==> inputs of v19 <==
==> flow/design.v <==
module aluDesign#(parameter W = 8, N = 4) (clk,rst,CE,MODE,CIN,INP_VALID,CMD,OPA,OPB, ERR,OV,COUT,G,L,E, RES);
    input clk,rst,CE,MODE,CIN;
    input [1:0] INP_VALID;
    input [N-1:0] CMD;
    input [W-1:0] OPA,OPB;
    output reg ERR,OV,COUT,G,L,E;
        output reg [2*W-1:0] RES;
        reg [2*W-1:0] res_comb;
    parameter INV_INP = 2'b00, OPA_VALID = 2'b01, OPB_VALID = 2'b10, OPA_AND_OPB_VALID = 2'b11;
    parameter SHIFT_W = $clog2(W);
    reg [W-1:0] opa_r,opb_r;
    reg [N-1:0] cmd_r;
    reg [1:0] valid_r;
    reg mode_r,cin_r;
    reg cout_comb,ov_comb,g_comb,l_comb,e_comb,err_comb;
    always@(posedge clk,posedge rst) begin
        if(rst) begin
            opa_r <= 0;
            opb_r <= 0;
            cmd_r <= 0;
            valid_r <= 0;
            cin_r <= 0;
            mode_r <= 0;
        end
        else if(CE) begin
            opa_r <= OPA;
            opb_r <= OPB;
            cmd_r <= CMD;
            valid_r <= INP_VALID;
            cin_r <= CIN;
            mode_r <= MODE;
       end
    end
    always@(*) begin
        if(CE) begin
            res_comb = 0;
            err_comb = 0;
            cout_comb = 0;
            ov_comb = 0;
            g_comb = 0;
            l_comb = 0;
            e_comb = 0;
            if(mode_r == 1) begin
                case(valid_r)
                    INV_INP : begin
                        res_comb = 0;
                        err_comb = 1;
                    end
                    OPA_VALID : begin
                        case(cmd_r)
                            4'b0100 : begin
                                res_comb = opa_r + 1;
                                cout_comb = res_comb[W];
                            end
                           4'b0101 : begin
                               res_comb = opa_r - 1;
                               ov_comb = res_comb[W];
                            end
                            default : err_comb = 1;
                        endcase
                    end
                    OPB_VALID : begin
                        case(cmd_r)
                            4'b0110 : begin
                                res_comb = opb_r + 1;
                                cout_comb = res_comb[W];
                            end
                            4'b0111 : begin
                                res_comb = opb_r - 1;
                                ov_comb = res_comb[W];
                            end
                            default : err_comb = 1;
                        endcase
                    end
                    OPA_AND_OPB_VALID : begin
                        case(cmd_r)
                            4'b0000 : begin
                                res_comb = opa_r + opb_r;
                                cout_comb = res_comb[W];
                            end
                            4'b0001 : begin
                                res_comb = opa_r - opb_r;
                                ov_comb = res_comb[W];
                            end
                            4'b0010 : begin
                                res_comb = opa_r + opb_r + cin_r;
                                cout_comb = res_comb[W];
                            end
                            4'b0011 : begin
                                res_comb = opa_r - opb_r - cin_r;
                                ov_comb = res_comb[W];
                            end
                            4'b1000 : begin
                                g_comb  = (opa_r > opb_r) ? 1:0;
                                l_comb = (opa_r < opb_r) ? 1:0;
                                e_comb = (opa_r == opb_r) ? 1:0;
                            end
                            4'b1001 : begin
                                res_comb = (opa_r + 1) * (opb_r + 1);
                            end
                            4'b1010 : begin
                                res_comb = (opa_r<<1) * (opb_r);
                            end
                            4'b1011 : begin
                                res_comb = $signed(opa_r) + $signed(opb_r);
                                ov_comb = (($signed(opa_r) > 0) && ($signed(opb_r) > 0) && ($signed(res_comb[W-1:0])<=0) || ($signed(opa_r) < 0) && ($signed(opb_r) < 0) && ($signed(res_comb[W-1:0]) >= 0));
                                g_comb  = ($signed(opa_r) > $signed(opb_r)) ? 1:0;
                                l_comb = ($signed(opa_r) < $signed(opb_r)) ? 1:0;
                                e_comb = ($signed(opa_r) == $signed(opb_r)) ? 1:0;
                            end
                            4'b1100 : begin
                                res_comb = $signed(opa_r) - $signed(opb_r);
                                ov_comb = (($signed(opa_r) > 0) && ($signed(opb_r) < 0) && ($signed(res_comb[W-1:0]) <= 0) || ($signed(opa_r) < 0) && ($signed(opb_r) > 0) && ($signed(res_comb[W-1:0]) >= 0));
                                g_comb  = ($signed(opa_r) > $signed(opb_r)) ? 1:0;
                                l_comb = ($signed(opa_r) < $signed(opb_r)) ? 1:0;
                                e_comb = ($signed(opa_r) == $signed(opb_r)) ? 1:0;
                            end
                            default : err_comb = 1;
                        endcase
                    end
                    default : err_comb = 1;
                endcase
            end
            else begin
                case(valid_r)
                    INV_INP : begin
                        res_comb = 0;
                        err_comb = 1;
                    end
                    OPA_VALID : begin
                        case(cmd_r)
                            4'b0110 : begin
                                res_comb = ~(opa_r);
                                res_comb[2*W-1 : 8] = 0;
                            end
                            4'b1000 : begin
                                res_comb = opa_r >> 1;
                            end
                            4'b1001 : begin
                                res_comb = opa_r << 1;
                            end
                            default : err_comb = 1;
                        endcase
                    end
                    OPB_VALID : begin
                        case(cmd_r)
                            4'b0111 : begin
                                res_comb = ~(opb_r);
                                res_comb[2*W-1 : 8] = 0;
                            end
                            4'b1010 : begin
                                res_comb = opb_r >> 1;
                            end
                            4'b1011 : begin
                                res_comb = opb_r << 1;
                            end
                            default : err_comb = 1;
                        endcase
                    end
                    OPA_AND_OPB_VALID : begin
                        case(cmd_r)
                            4'b0000 : begin
                                res_comb = opa_r & opb_r;
                            end
                            4'b0001 : begin
                                res_comb = ~(opa_r & opb_r);
                                res_comb[2*W-1 : 8] = 0;
                            end
                            4'b0010 : begin
                                res_comb = opa_r | opb_r;
                            end
                            4'b0011 : begin
                                res_comb = ~(opa_r | opb_r);
                                res_comb[2*W-1 : 8] = 0;
                            end
                            4'b0100 : begin
                                res_comb = opa_r ^ opb_r;
                            end
                            4'b0101 : begin
                                res_comb = ~(opa_r ^ opb_r);
                                res_comb[2*W-1 : 8] = 0;
                            end
                            4'b1100 : begin
                                if( |(opb_r[(W-1) : (SHIFT_W+1)])) begin
                                    err_comb = 1;
                                    res_comb = 0;
                                end
                                else
                                    res_comb = (opa_r << (opb_r[SHIFT_W-1:0])) | opa_r >> (W - (opb_r[SHIFT_W-1:0]));
                                    res_comb[2*W-1 : 8] = 0;
                            end
                            4'b1101 : begin
                                if( |(opb_r[(W-1) : (SHIFT_W+1)])) begin
                                    res_comb = 0;
                                    err_comb = 1;
                                end
                                else
                                    res_comb = (opa_r >> opb_r[SHIFT_W-1:0]) | opa_r << (W - opb_r[SHIFT_W-1:0]);
                                    res_comb[2*W-1 : 8] = 0;
                            end
                            default : err_comb = 1;
                        endcase
                    end
                    default : err_comb = 1;
                endcase
            end
        end
        else begin
           res_comb = 0;
           err_comb = 0;
           cout_comb = 0;
           ov_comb = 0;
           g_comb = 0;
           l_comb = 0;
           e_comb = 0;
        end
    end
    always@(posedge clk, posedge rst) begin
        if(rst) begin
            RES <= 0;
            COUT <= 0;
            OV <= 0;
            G <= 0;
            L <= 0;
            E <= 0;
            ERR  <= 0;
        end
        else if(CE) begin
            RES <= res_comb;
                COUT <= cout_comb;
                OV <= ov_comb;
                G <= g_comb;
                L <= l_comb;
                E <= e_comb;
                ERR  <= err_comb;
        end
    end
endmodule
==> flow/run.sh <==
#!/bin/bash
# the make line also repeats each setting of config.mk as NAME=value (left out here)
make -C /OpenROAD-flow-scripts/flow DESIGN_CONFIG=/design/flow/config.mk WORK_HOME=/design/flow/orfs CLKGATE_MAP_FILE= finish
==> flow/config.mk <==
export PLATFORM = sky130hd
export DESIGN_NAME = aluDesign
export DESIGN_NICKNAME = aluDesign
export VERILOG_FILES = /design/flow/design.v
export SDC_FILE = /design/flow/constraint.sdc
export NUM_CORES = 4
export LEC_CHECK = 0
export CAP_MARGIN = 20
export CELL_PAD_IN_SITES_DETAIL_PLACEMENT = 0
export CORE_MARGIN = 2
export CORE_UTILIZATION = 55
export CTS_CLUSTER_DIAMETER = 267
export CTS_CLUSTER_SIZE = 95
export GPL_ROUTABILITY_DRIVEN = 1
export GPL_TIMING_DRIVEN = 1
export MAX_ROUTING_LAYER = met4
export PLACE_DENSITY = 0.38
export SETUP_SLACK_MARGIN = 0.58
export SLEW_MARGIN = 40
export TNS_END_PERCENT = 20
==> flow/constraint.sdc <==
create_clock -name core_clock -period 10.3 [get_ports {clk}]
set_input_delay 2.0600 -clock core_clock [delete_from_list [all_inputs] [get_ports {clk}]]
set_output_delay 2.0600 -clock core_clock [all_outputs]
set_load 0.01 [all_outputs]
==> v4 (differences from v19) <==
==> flow/config.mk (replaced) <==
export PLATFORM = sky130hd
export DESIGN_NAME = aluDesign
export DESIGN_NICKNAME = aluDesign
export VERILOG_FILES = /design/flow/design.v
export SDC_FILE = /design/flow/constraint.sdc
export NUM_CORES = 4
export LEC_CHECK = 0
export CAP_MARGIN = 20
export CORE_MARGIN = 2
export CORE_UTILIZATION = 40
export SLEW_MARGIN = 20
==> flow/constraint.sdc (replaced) <==
create_clock -name core_clock -period 5.75 [get_ports {clk}]
set_input_delay 1.1500 -clock core_clock [delete_from_list [all_inputs] [get_ports {clk}]]
set_output_delay 1.1500 -clock core_clock [all_outputs]
set_load 0.01 [all_outputs]
==> v27 (differences from v19) <==
==> flow/config.mk (replaced) <==
export PLATFORM = sky130hd
export DESIGN_NAME = aluDesign
export DESIGN_NICKNAME = aluDesign
export VERILOG_FILES = /design/flow/design.v
export SDC_FILE = /design/flow/constraint.sdc
export NUM_CORES = 4
export LEC_CHECK = 0
export CAP_MARGIN = 0
export CORE_MARGIN = 2
export CORE_UTILIZATION = 69
export CTS_CLUSTER_DIAMETER = 378
export CTS_CLUSTER_SIZE = 58
export SETUP_SLACK_MARGIN = -0.26
export SLEW_MARGIN = 20
==> flow/constraint.sdc (replaced) <==
create_clock -name core_clock -period 4.42 [get_ports {clk}]
set_input_delay 0.8840 -clock core_clock [delete_from_list [all_inputs] [get_ports {clk}]]
set_output_delay 0.8840 -clock core_clock [all_outputs]
set_load 0.01 [all_outputs]
==> v28 (differences from v19) <==
==> flow/config.mk (replaced) <==
export PLATFORM = sky130hd
export DESIGN_NAME = aluDesign
export DESIGN_NICKNAME = aluDesign
export VERILOG_FILES = /design/flow/design.v
export SDC_FILE = /design/flow/constraint.sdc
export NUM_CORES = 4
export LEC_CHECK = 0
export CAP_MARGIN = 20
export CORE_MARGIN = 2
export CORE_UTILIZATION = 40
export SETUP_SLACK_MARGIN = 0.23
export SLEW_MARGIN = 20
==> flow/constraint.sdc (replaced) <==
create_clock -name core_clock -period 5.75 [get_ports {clk}]
set_input_delay 1.1500 -clock core_clock [delete_from_list [all_inputs] [get_ports {clk}]]
set_output_delay 1.1500 -clock core_clock [all_outputs]
set_load 0.01 [all_outputs]
==> notes <==
- v27 never finished: it broke off in global routing (5_1_grt). v19 went through all stages and came out clean. v4 finished clean. v28 passed the timing, DRC and antenna checks.
- In sequential cell count, v28 and v19 do not differ.
- Synthesized cell count is the same in v27 and v4.
- In area after synthesis, v28 and v19 do not differ.
- Via count, lowest first: v19, v4, v28.
- The highest combinational power belongs to v28, the lowest to v19.
- In v19 the sequential power is smaller than in v4, by 46%.
- Sequential share of layout area, highest first: v19, v4, v28.
Power figures rest on the tool's default switching activity, not on a simulated workload.
